## job 9697
==> flow/design.v (excerpt) <==
module reuleaux(input logic clk, input logic rst_n, input logic [2:0] colour,
                input logic [7:0] centre_x, input logic [6:0] centre_y, input logic [7:0] diameter,
                input logic start, output logic done,
                output logic [7:0] vga_x, output logic [6:0] vga_y,
                output logic [2:0] vga_colour, output logic vga_plot);
Size in the first run: roughly 32 flip-flops.
Settings: LEC_CHECK=0, ABC_AREA=1, CAP_MARGIN=15, CELL_PAD_IN_SITES_GLOBAL_PLACEMENT=3, CORE_ASPECT_RATIO=1.11, CORE_MARGIN=2, CORE_UTILIZATION=29, CTS_CLUSTER_DIAMETER=221, CTS_CLUSTER_SIZE=98, GPL_ROUTABILITY_DRIVEN=1, GPL_TIMING_DRIVEN=1, PLACE_DENSITY=0.84, SLEW_MARGIN=0; clock period 30.7 ns.
run.sh (not shown) runs the stock make flow with config.mk's settings and CLKGATE_MAP_FILE=.
[inputs] job 7645 vs job 9697
--- a/flow/config.mk
+++ b/flow/config.mk
@@ -8,5 +8,5 @@
 export ABC_AREA = 1
 export CAP_MARGIN = 15
-export CELL_PAD_IN_SITES_GLOBAL_PLACEMENT = 3
+export CELL_PAD_IN_SITES_GLOBAL_PLACEMENT = 1
 export CORE_ASPECT_RATIO = 1.11
 export CORE_MARGIN = 2
@@ -17,3 +17,5 @@
 export GPL_TIMING_DRIVEN = 1
 export PLACE_DENSITY = 0.84
+export SETUP_SLACK_MARGIN = -0.69
 export SLEW_MARGIN = 0
+export TNS_END_PERCENT = 40
Notes after the runs:
- Job 7645 vs job 9697 — average wire per standard cell dropped by a little under 10%
- Job 7645 reports a lower maximum fanout encountered on the critical timing path than job 9697 does.
- For met3 capacity usage during global routing, job 7645 and job 9697 come out practically identical.
- In job 7645 the non-clock buffer count turned out about 23% lower than in job 9697.
diff inputs: job 7645 => job 6563
==> flow/config.mk <==
export PLATFORM = sky130hd
export DESIGN_NAME = reuleaux
export DESIGN_NICKNAME = reuleaux
export VERILOG_FILES = /design/flow/design.v
export SDC_FILE = /design/flow/constraint.sdc
export NUM_CORES = 4
export LEC_CHECK = 0
export ABC_AREA = 0
export CAP_MARGIN = 15
export CELL_PAD_IN_SITES_GLOBAL_PLACEMENT = 0
export CORE_ASPECT_RATIO = 1.11
export CORE_MARGIN = 2
export CORE_UTILIZATION = 71
export CTS_CLUSTER_SIZE = 29
export GPL_ROUTABILITY_DRIVEN = 1
export GPL_TIMING_DRIVEN = 1
export PLACE_DENSITY_LB_ADDON = 0.19
export SETUP_SLACK_MARGIN = -2.0
export SLEW_MARGIN = 40
export TNS_END_PERCENT = 5
==> comparison <==
From job 7645 to job 6563 the numbers moved as follows: number of library cell types mapped by synthesis increased by 57 relative to the old numbers, area reported by Yosys stat decreased by 8.3% relative to the old numbers, half-perimeter wire length after placement decreased by about 4.7% relative to the old numbers. Per the comparison of job 6563 with job 7645, area after synthesis lost 3200 um2, die size decreased by about 60% relative to the old numbers, synthesized area divided by synthesized cell count rose 24%, die outline height now smaller. Apart from job 6563, each of job 6563 and job 7645 ends the flow with a layout that passes the timing, design-rule and antenna checks. The log for job 6563 ends in global routing with error GRT-0116, so the run never completed. Max die width across job 6563 and job 7645: job 7645.
## Diff of input files: job 1388 against job 6563
--- a/flow/config.mk
+++ b/flow/config.mk
@@ -11,10 +11,8 @@
 export CORE_ASPECT_RATIO = 1.11
 export CORE_MARGIN = 2
-export CORE_UTILIZATION = 71
-export CTS_CLUSTER_SIZE = 29
+export CORE_UTILIZATION = 57
+export CTS_CLUSTER_SIZE = 43
 export GPL_ROUTABILITY_DRIVEN = 1
 export GPL_TIMING_DRIVEN = 1
 export PLACE_DENSITY_LB_ADDON = 0.19
-export SETUP_SLACK_MARGIN = -2.0
-export SLEW_MARGIN = 40
-export TNS_END_PERCENT = 5
+export SLEW_MARGIN = 0
## What came out
The remaining runs in job 1388 and job 6563 completed every stage, whereas job 6563 halted early. Job 6563: it failed during global routing, and the tool reported GRT-0116. Diff job 1388..job 6563 | synthesized area | negligible. Compared with job 6563, in job 1388 instance count after placement with tap cells included went up 4.5%; share of the synthesized netlist area taken by xor and xnor gates held. Die area (job 6563 / job 1388): 0.806. Against job 6563, vertical die dimension in job 1388 rose by more than 10%. Diff job 6563..job 1388 | fraction of the mapped netlist area in adder cells | unchanged. Any difference in number of distinct standard cells referenced by the synthesized netlist between job 1388 and job 6563 is small enough to ignore. From job 6563 to job 1388 the numbers moved as follows: number of sinks driven by the clock tree now sits at about the same level, share of synthesized area occupied by flip-flops and latches now sits at about the same level, hold-fix buffer count after cts now sits at about the same level.
[inputs] job 5728 vs job 1388
--- a/flow/config.mk
+++ b/flow/config.mk
@@ -6,13 +6,14 @@
 export NUM_CORES = 4
 export LEC_CHECK = 0
-export ABC_AREA = 0
+export ABC_AREA = 1
 export CAP_MARGIN = 15
 export CELL_PAD_IN_SITES_GLOBAL_PLACEMENT = 0
 export CORE_ASPECT_RATIO = 1.11
 export CORE_MARGIN = 2
-export CORE_UTILIZATION = 57
-export CTS_CLUSTER_SIZE = 43
+export CORE_UTILIZATION = 67
+export CTS_CLUSTER_SIZE = 56
 export GPL_ROUTABILITY_DRIVEN = 1
 export GPL_TIMING_DRIVEN = 1
-export PLACE_DENSITY_LB_ADDON = 0.19
+export PLACE_DENSITY = 0.6
+export SETUP_SLACK_MARGIN = 5.0
 export SLEW_MARGIN = 0
Findings:
- Relative to job 1388, the simple logic cell fraction of the synthesized area of job 5728 is higher by 17 points.
- Diff job 1388 -> job 5728: number of buffers inserted by port buffering about even; synthesized cell count now sits higher.
- Number of buffers added by the clock tree synthesis step of job 1388 is on par with job 5728.
- Cell area after synthesis was lower in job 1388 than in job 5728.
- Between job 1388 and job 5728, the flow reports area of the synthesized netlist per yosys stat increasing by a little under 10%.
- Vertical die size: job 5728 < job 1388
- Job 5728: it failed during global routing, and the tool reported ODB-0269.
- Going from job 1388 to job 5728, the die area was shrunk.

---

Starting RTL as in the previous note.
clock: 54.3 ns
lec_check: 0
cap_margin: 20
cell_pad_in_sites_detail_placement: 1
core_aspect_ratio: 0.6
core_margin: 2
core_utilization: 48
cts_cluster_size: 56
gpl_routability_driven: 0
hold_slack_margin: 0.14
max_routing_layer: met5
min_routing_layer: met1
place_density_lb_addon: 0.12
slew_margin: 20
tns_end_percent: 15
The starting point produced a clean layout.
Rerun with:
ABC_AREA = 1   (was not set)
CELL_PAD_IN_SITES_DETAIL_PLACEMENT = not set   (was 1)
CORE_ASPECT_RATIO = not set   (was 0.6)
CORE_UTILIZATION = 72   (was 48)
CTS_CLUSTER_SIZE = not set   (was 56)
GPL_ROUTABILITY_DRIVEN = not set   (was 0)
HOLD_SLACK_MARGIN = not set   (was 0.14)
MAX_ROUTING_LAYER = not set   (was met5)
MIN_ROUTING_LAYER = not set   (was met1)
PLACE_DENSITY = 0.4   (was not set)
PLACE_DENSITY_LB_ADDON = not set   (was 0.12)
TNS_END_PERCENT = not set   (was 15)
clock period = 15.3 ns   (was 54.3 ns; I/O delays follow)
Now the flow stopped in clock tree synthesis (4_1_cts) on DPL-0038.
Die size falls by 27%.
Synthesized cell count rises by 35%.
Synthesized area rises by 9.0%.
Rerun with:
ABC_AREA = not set   (was 1)
CORE_UTILIZATION = 65   (was 72)
PLACE_DENSITY = not set   (was 0.4)
clock period = 32.7 ns   (was 15.3 ns; I/O delays follow)
The new run completed and failed the layout checks on negative setup slack. Die size is higher by about 1.6%. Synthesized cell count decreases by 26%. Synthesized area is lower by about 8%.
Rerun with:
CORE_UTILIZATION = 72   (was 65)
clock period = 23.7 ns   (was 32.7 ns; I/O delays follow)
After rerunning: With this change the flow never finished: it broke off in clock tree synthesis (4_1_cts), error DPL-0038. Synthesized area stays the same. Synthesized cell count does not change. Die area came out lower by 9.6%.
Rerun with:
CORE_UTILIZATION = 40   (was 72)
SETUP_SLACK_MARGIN = 3.05   (was not set)
clock period = 39.2 ns   (was 23.7 ns; I/O delays follow)
Outcome: The new run passed the timing, design-rule and antenna checks; area after synthesis is unchanged; die size went up by well over a third; synthesized cell count does not change.
Rerun with:
CORE_UTILIZATION = 71   (was 40)
CTS_CLUSTER_SIZE = 50   (was not set)
HOLD_SLACK_MARGIN = -0.09   (was not set)
SETUP_SLACK_MARGIN = not set   (was 3.05)
clock period = 32.7 ns   (was 39.2 ns; I/O delays follow)
Result: The new run died in global routing (5_1_grt); die area went down by 43%; synthesized area does not change; synthesized cell count is unchanged.

---

reuleaux again, from the RTL that the note above started with.
export LEC_CHECK = 0
export ABC_AREA = 0
export CAP_MARGIN = 20
export CORE_MARGIN = 2
export CORE_UTILIZATION = 66
export MAX_ROUTING_LAYER = met4
export SETUP_SLACK_MARGIN = -2.0
export SLEW_MARGIN = 20
create_clock -name core_clock -period 25.4 [get_ports {clk}]
The first run failed in global routing.
==> next run, changes <==
ABC_AREA = default   (was 0)
CORE_UTILIZATION = 35   (was 66)
MAX_ROUTING_LAYER = default   (was met4)
SETUP_SLACK_MARGIN = default   (was -2.0)
clock period = 39.2 ns   (was 25.4 ns; I/O delays follow)
With this change the flow produced a clean layout; synthesized area stays the same; die area increases by about 90%; synthesized cell count stays the same.

---

reuleaux again, from the RTL that the note above started with.
// reuleaux
module reuleaux(input logic clk, input logic rst_n, input logic [2:0] colour,
                input logic [7:0] centre_x, input logic [6:0] centre_y, input logic [7:0] diameter,
                input logic start, output logic done,
                output logic [7:0] vga_x, output logic [6:0] vga_y,
                output logic [2:0] vga_colour, output logic vga_plot);
export LEC_CHECK = 0
export ABC_AREA = 0
export CAP_MARGIN = 20
export CELL_PAD_IN_SITES_GLOBAL_PLACEMENT = 1
export CORE_ASPECT_RATIO = 1.3
export CORE_MARGIN = 5
export CORE_UTILIZATION = 15
export CTS_CLUSTER_DIAMETER = 74
export CTS_CLUSTER_SIZE = 20
export GPL_TIMING_DRIVEN = 0
export MIN_ROUTING_LAYER = met2
export SLEW_MARGIN = 20
create_clock -name core_clock -period 57.2 [get_ports {clk}]
The first run passed the timing, design-rule and antenna checks.
Rerun with:
Settings changed: ABC_AREA 0 to unset, CELL_PAD_IN_SITES_GLOBAL_PLACEMENT 1 to unset, CORE_ASPECT_RATIO 1.3 to unset, CORE_MARGIN 5 to 2, CORE_UTILIZATION 15 to 40, CTS_CLUSTER_DIAMETER 74 to unset, CTS_CLUSTER_SIZE 20 to unset, GPL_TIMING_DRIVEN 0 to unset, MIN_ROUTING_LAYER met2 to unset.
Clock period 57.2 ns to 39.2 ns, I/O delays scaled along.
Outcome:
- The changed run ran to the end with no violations
- register-to-register slack loses 17 ns
- wire length fell by 23%
- setup slack is worse by 4.7 ns
- die area came out lower by 63%
- synthesized area stays the same
- core utilization increases by 27 points
- final cell count is lower by 24%
Rerun with:
Settings changed: CORE_UTILIZATION 40 to 66, SETUP_SLACK_MARGIN set to 5.0.
Clock period 39.2 ns to 34.7 ns, I/O delays scaled along.
Routed wire length is higher by 3.9%.
Synthesized cell count stays the same.
Clock skew is higher by 0.0079 ns.
Rerun with:
Settings changed: ABC_AREA set to 1, SETUP_SLACK_MARGIN 5.0 to -2.0.
Clock period 34.7 ns to 29.8 ns, I/O delays scaled along.
The changed run reached the layout checks and failed them: setup timing. Worst setup slack got worse by 1.2 ns. Non-clock buffer count rose by 168. Via count rose by 14%. Wire length rose by 2.3%. Clock skew rose by 0.0086 ns. Clock-buffer cell count is unchanged.
